==> flow/design.v <==
module PE (
	in_a,
	in_b,
	out_c
);
input	[15:0] in_a;  
input	[15:0] in_b;  
output	[9:0] out_c;
wire    [7:0] psum_l0[3:0];  
wire    [8:0] psum_l1[1:0];
assign psum_l0[0] = in_a[ 3: 0] * in_b[ 3: 0];   
assign psum_l0[1] = in_a[ 7: 4] * in_b[ 7: 4];
assign psum_l0[2] = in_a[11: 8] * in_b[11: 8];
assign psum_l0[3] = in_a[15:12] * in_b[15:12];
assign psum_l1[0] = psum_l0[0] + psum_l0[1];     
assign psum_l1[1] = psum_l0[2] + psum_l0[3];
assign out_c = psum_l1[0] + psum_l1[1];          
endmodule
module Bitblade (
	mode,
	in_a,
	in_b,
    out_c
);
input	mode;
input   [63:0] in_a;
input   [63:0] in_b;
output  [17:0] out_c;
wire    [15:0] pe_in_a[3:0];
wire    [15:0] pe_in_b[3:0];
wire    [ 9:0] pe_out_c[3:0];
wire	[31:0] aw, ax, ay, az;
wire	[31:0] bw, bx, by, bz;
assign aw = {in_a[60+4-1:60], in_a[52+4-1:52], in_a[44+4-1:44], in_a[36+4-1:36]};
assign ax = {in_a[56+4-1:56], in_a[48+4-1:48], in_a[40+4-1:40], in_a[32+4-1:32]};
assign ay = {in_a[28+4-1:28], in_a[20+4-1:20], in_a[12+4-1:12], in_a[ 4+4-1: 4]};
assign az = {in_a[24+4-1:24], in_a[16+4-1:16], in_a[ 8+4-1: 8], in_a[ 0+4-1: 0]};
assign bw = {in_b[60+4-1:60], in_b[52+4-1:52], in_b[44+4-1:44], in_b[36+4-1:36]};
assign bx = {in_b[56+4-1:56], in_b[48+4-1:48], in_b[40+4-1:40], in_b[32+4-1:32]};
assign by = {in_b[28+4-1:28], in_b[20+4-1:20], in_b[12+4-1:12], in_b[ 4+4-1: 4]};
assign bz = {in_b[24+4-1:24], in_b[16+4-1:16], in_b[ 8+4-1: 8], in_b[ 0+4-1: 0]};
assign pe_in_a[0] = (mode) ? aw : ay;
assign pe_in_a[1] = (mode) ? ax : az;
assign pe_in_a[2] = ay;
assign pe_in_a[3] = az;
assign pe_in_b[0] = (mode) ? bw : by;
assign pe_in_b[1] = (mode) ? bx : by;
assign pe_in_b[2] = (mode) ? by : bz;
assign pe_in_b[3] = bz;
PE pe0( .in_a(pe_in_a[0]), .in_b(pe_in_b[0]), .out_c(pe_out_c[0]));
PE pe1( .in_a(pe_in_a[1]), .in_b(pe_in_b[1]), .out_c(pe_out_c[1]));
PE pe2( .in_a(pe_in_a[2]), .in_b(pe_in_b[2]), .out_c(pe_out_c[2]));
PE pe3( .in_a(pe_in_a[3]), .in_b(pe_in_b[3]), .out_c(pe_out_c[3]));
assign out_c = (pe_out_c[0] << (mode ? 0 : 8)) + (pe_out_c[1] << (mode ? 0 : 4)) + (pe_out_c[2] << (mode ? 0 : 4)) + (pe_out_c[3] << (mode ? 0 : 0));
endmodule
module Cfu (
  input               cmd_valid,
  output              cmd_ready,
  input      [9:0]    cmd_payload_function_id,
  input      [31:0]   cmd_payload_inputs_0,
  input      [31:0]   cmd_payload_inputs_1,
  output reg          rsp_valid,
  input               rsp_ready,
  output reg [31:0]   rsp_payload_outputs_0,
  input               reset,
  input               clk
);
wire  [2:0] opcode;
wire  is_setting_mode, is_resetting_acc, is_accumlating, is_loading_upper;
reg         mode;  
reg   [31:0] upper_bitblade_in_a;
reg   [31:0] upper_bitblade_in_b;
wire  [63:0] bitblade_in_a;
wire  [63:0] bitblade_in_b;
wire  [31:0] bitblade_out_c;
assign opcode = cmd_payload_function_id[2:0];
assign is_setting_mode =  (cmd_valid) && (opcode == 0);
assign is_resetting_acc = (cmd_valid) && (opcode == 1);
assign is_loading_upper = (cmd_valid) && (opcode == 2);
assign is_accumlating =   (cmd_valid) && (opcode == 3);
always @(posedge clk) begin
  if (reset)
    mode <= 0;  
  else if (is_setting_mode)
    mode <= cmd_payload_function_id[3];
end
assign cmd_ready = ~rsp_valid;
always @(posedge clk) begin
  if (reset)          rsp_valid <= 1'b0;
  else if (rsp_valid) rsp_valid <= ~rsp_ready;   
  else if (cmd_valid) rsp_valid <= 1'b1;         
end
always @(posedge clk) begin
  if (reset)
    rsp_payload_outputs_0 <= 32'b0;
  else if (is_resetting_acc)
    rsp_payload_outputs_0 <= 32'b0;
  else if (is_accumlating)
    rsp_payload_outputs_0 <= rsp_payload_outputs_0 + bitblade_out_c;
end
always @(posedge clk) begin
  if (reset)                  upper_bitblade_in_a <= 0;
  else if (is_loading_upper)  upper_bitblade_in_a <= cmd_payload_inputs_0;
end
always @(posedge clk) begin
  if (reset)                  upper_bitblade_in_b <= 0;
  else if (is_loading_upper)  upper_bitblade_in_b <= cmd_payload_inputs_1;
end
assign bitblade_in_a = {upper_bitblade_in_a, cmd_payload_inputs_0};
assign bitblade_in_b = {upper_bitblade_in_b, cmd_payload_inputs_1};
Bitblade bitblade(
  .mode(mode),
  .in_a(bitblade_in_a),
  .in_b(bitblade_in_b),
  .out_c(bitblade_out_c)
);
endmodule
Settings: LEC_CHECK=0, ABC_AREA=1, CAP_MARGIN=20, CORE_ASPECT_RATIO=0.5, CORE_MARGIN=2, CORE_UTILIZATION=68, CTS_CLUSTER_DIAMETER=182, CTS_CLUSTER_SIZE=99, GPL_ROUTABILITY_DRIVEN=0, MAX_ROUTING_LAYER=met4, PLACE_DENSITY_LB_ADDON=0.3, SETUP_SLACK_MARGIN=-1.25, SLEW_MARGIN=20, TNS_END_PERCENT=35; clock period 13.5 ns.
run.sh (not shown) runs the stock make flow with config.mk's settings and CLKGATE_MAP_FILE=.
Change:
- ABC_AREA: 1 -> not set
- CORE_ASPECT_RATIO: 0.5 -> not set
- CORE_UTILIZATION: 68 -> 72
- CTS_CLUSTER_DIAMETER: 182 -> not set
- CTS_CLUSTER_SIZE: 99 -> not set
- GPL_ROUTABILITY_DRIVEN: 0 -> not set
- MAX_ROUTING_LAYER: met4 -> not set
- PLACE_DENSITY_LB_ADDON: 0.3 -> 0.24
- SETUP_SLACK_MARGIN: -1.25 -> not set
- TNS_END_PERCENT: 35 -> not set
The new run stopped in global routing on GRT-0232.
Die area decreases by 9.0%.
Synthesized cell count shrinks by 22%.
Area after synthesis goes down by 3.6%.
Change:
- ABC_AREA: not set -> 1
- CAP_MARGIN: 20 -> 30
- CELL_PAD_IN_SITES_GLOBAL_PLACEMENT: not set -> 1
- CORE_UTILIZATION: 72 -> 40
- GPL_TIMING_DRIVEN: not set -> 0
- MAX_ROUTING_LAYER: not set -> met4
- PLACE_DENSITY_LB_ADDON: 0.24 -> not set
- TNS_END_PERCENT: not set -> 20
Result:
- Now the flow produced a clean layout
- die size goes up by 84%
- synthesized cell count goes up by 28%
- synthesized area goes up by 3.7%
Change:
- ABC_AREA: 1 -> not set
- CAP_MARGIN: 30 -> 20
- CELL_PAD_IN_SITES_GLOBAL_PLACEMENT: 1 -> not set
- GPL_TIMING_DRIVEN: 0 -> not set
- HOLD_SLACK_MARGIN: not set -> 0.29
- MAX_ROUTING_LAYER: met4 -> not set
Core utilization went up by 4.3 points.
Count of clock-buffer cells in the layout came out higher by 1.
Cell count went down by 12%.
Cell area grows by about 6%.
Change:
- CTS_CLUSTER_DIAMETER: not set -> 396
- HOLD_SLACK_MARGIN: 0.29 -> not set
- PLACE_DENSITY_LB_ADDON: not set -> 0.06
- SETUP_SLACK_MARGIN: not set -> -0.98
- TNS_END_PERCENT: 20 -> not set
=> With this change the flow finished but failed the layout checks on setup timing; core utilization shrinks by 1.7 points; maximum frequency shrinks by about 5%.

========
## wip/cedar
// Cfu: RTL as listed in full above, without the edits since
==> flow/config.mk <==
export PLATFORM = sky130hd
export DESIGN_NAME = Cfu
export DESIGN_NICKNAME = Cfu
export VERILOG_FILES = /design/flow/design.v
export SDC_FILE = /design/flow/constraint.sdc
export NUM_CORES = 4
export LEC_CHECK = 0
export CAP_MARGIN = 20
export CORE_MARGIN = 2
export CORE_UTILIZATION = 40
export SLEW_MARGIN = 20
==> flow/constraint.sdc <==
create_clock -name core_clock -period 11.1 [get_ports {clk}]
set_input_delay 2.2200 -clock core_clock [delete_from_list [all_inputs] [get_ports {clk}]]
set_output_delay 2.2200 -clock core_clock [all_outputs]
set_load 0.01 [all_outputs]
[wip/cedar] flow finished | final checks: failed | reasons: setup timing
[inputs] wip/nickel vs wip/cedar
- putting SETUP_SLACK_MARGIN at 2.05 where nothing was set
- swapping 11.1 for 13.5 in the clock period (ns, I/O delays scaled along)
==> results <==
Measured against wip/nickel, the post-CTS setup buffer count of wip/cedar comes out at 1.20 times the reference value.
Taking wip/cedar as the reference point, the total track usage of wip/nickel falls by 1.4 points.
wip/nickel vs wip/cedar — number of non-clock buffers dropped by more than 10%
wip/nickel: full flow OK, the timing, DRC and antenna checks passed
Core utilization of the finished layout: wip/nickel vs wip/cedar down 1.2 points
Portion of the clock cycle consumed by the worst path in the final layout down 15 points in wip/nickel wrt wip/cedar
| final instance area | wip/nickel vs wip/cedar | better |
--- input diff wip/nickel..wip/quartz ---
- setting PLACE_DENSITY to 0.91 for the first time
- changing SETUP_SLACK_MARGIN from 2.05 to -0.63
- setting CORE_ASPECT_RATIO to 0.5 for the first time
## What came out
| wip/quartz | all stages done | FAIL | setup timing |. From wip/nickel to wip/quartz the numbers moved as follows: worst path setup slack after routing went down 0.76 ns, fmax shows a reduction of 0.0042 GHz.
Input-level comparison between wip/zinc and wip/quartz:
- SETUP_SLACK_MARGIN: -0.63 -> unset
- CORE_UTILIZATION: 40 -> 51
- PLACE_DENSITY: 0.91 -> unset
- CORE_ASPECT_RATIO: 0.5 -> unset
Results
- Cell with the largest stage delay on the worst path: sky130_fd_sc_hd__fa_1 -> wip/zinc, sky130_fd_sc_hd__fa_2 -> wip/quartz
- When the final numbers for wip/quartz and wip/zinc were put side by side, the floorplan die height turned out to be smaller in wip/quartz.
- On met3 usage: between wip/quartz and wip/zinc, it ends up higher for wip/quartz.
- Wire length essentially unchanged between wip/zinc and wip/quartz.
- From wip/quartz to wip/zinc the numbers moved as follows: sequential fraction of total cell area decreased 0.34 points; total non-filler cell area in the finished layout climbed 690 um^2.
- wip/zinc has completed all stages; timing, DRC and antenna checks passed.
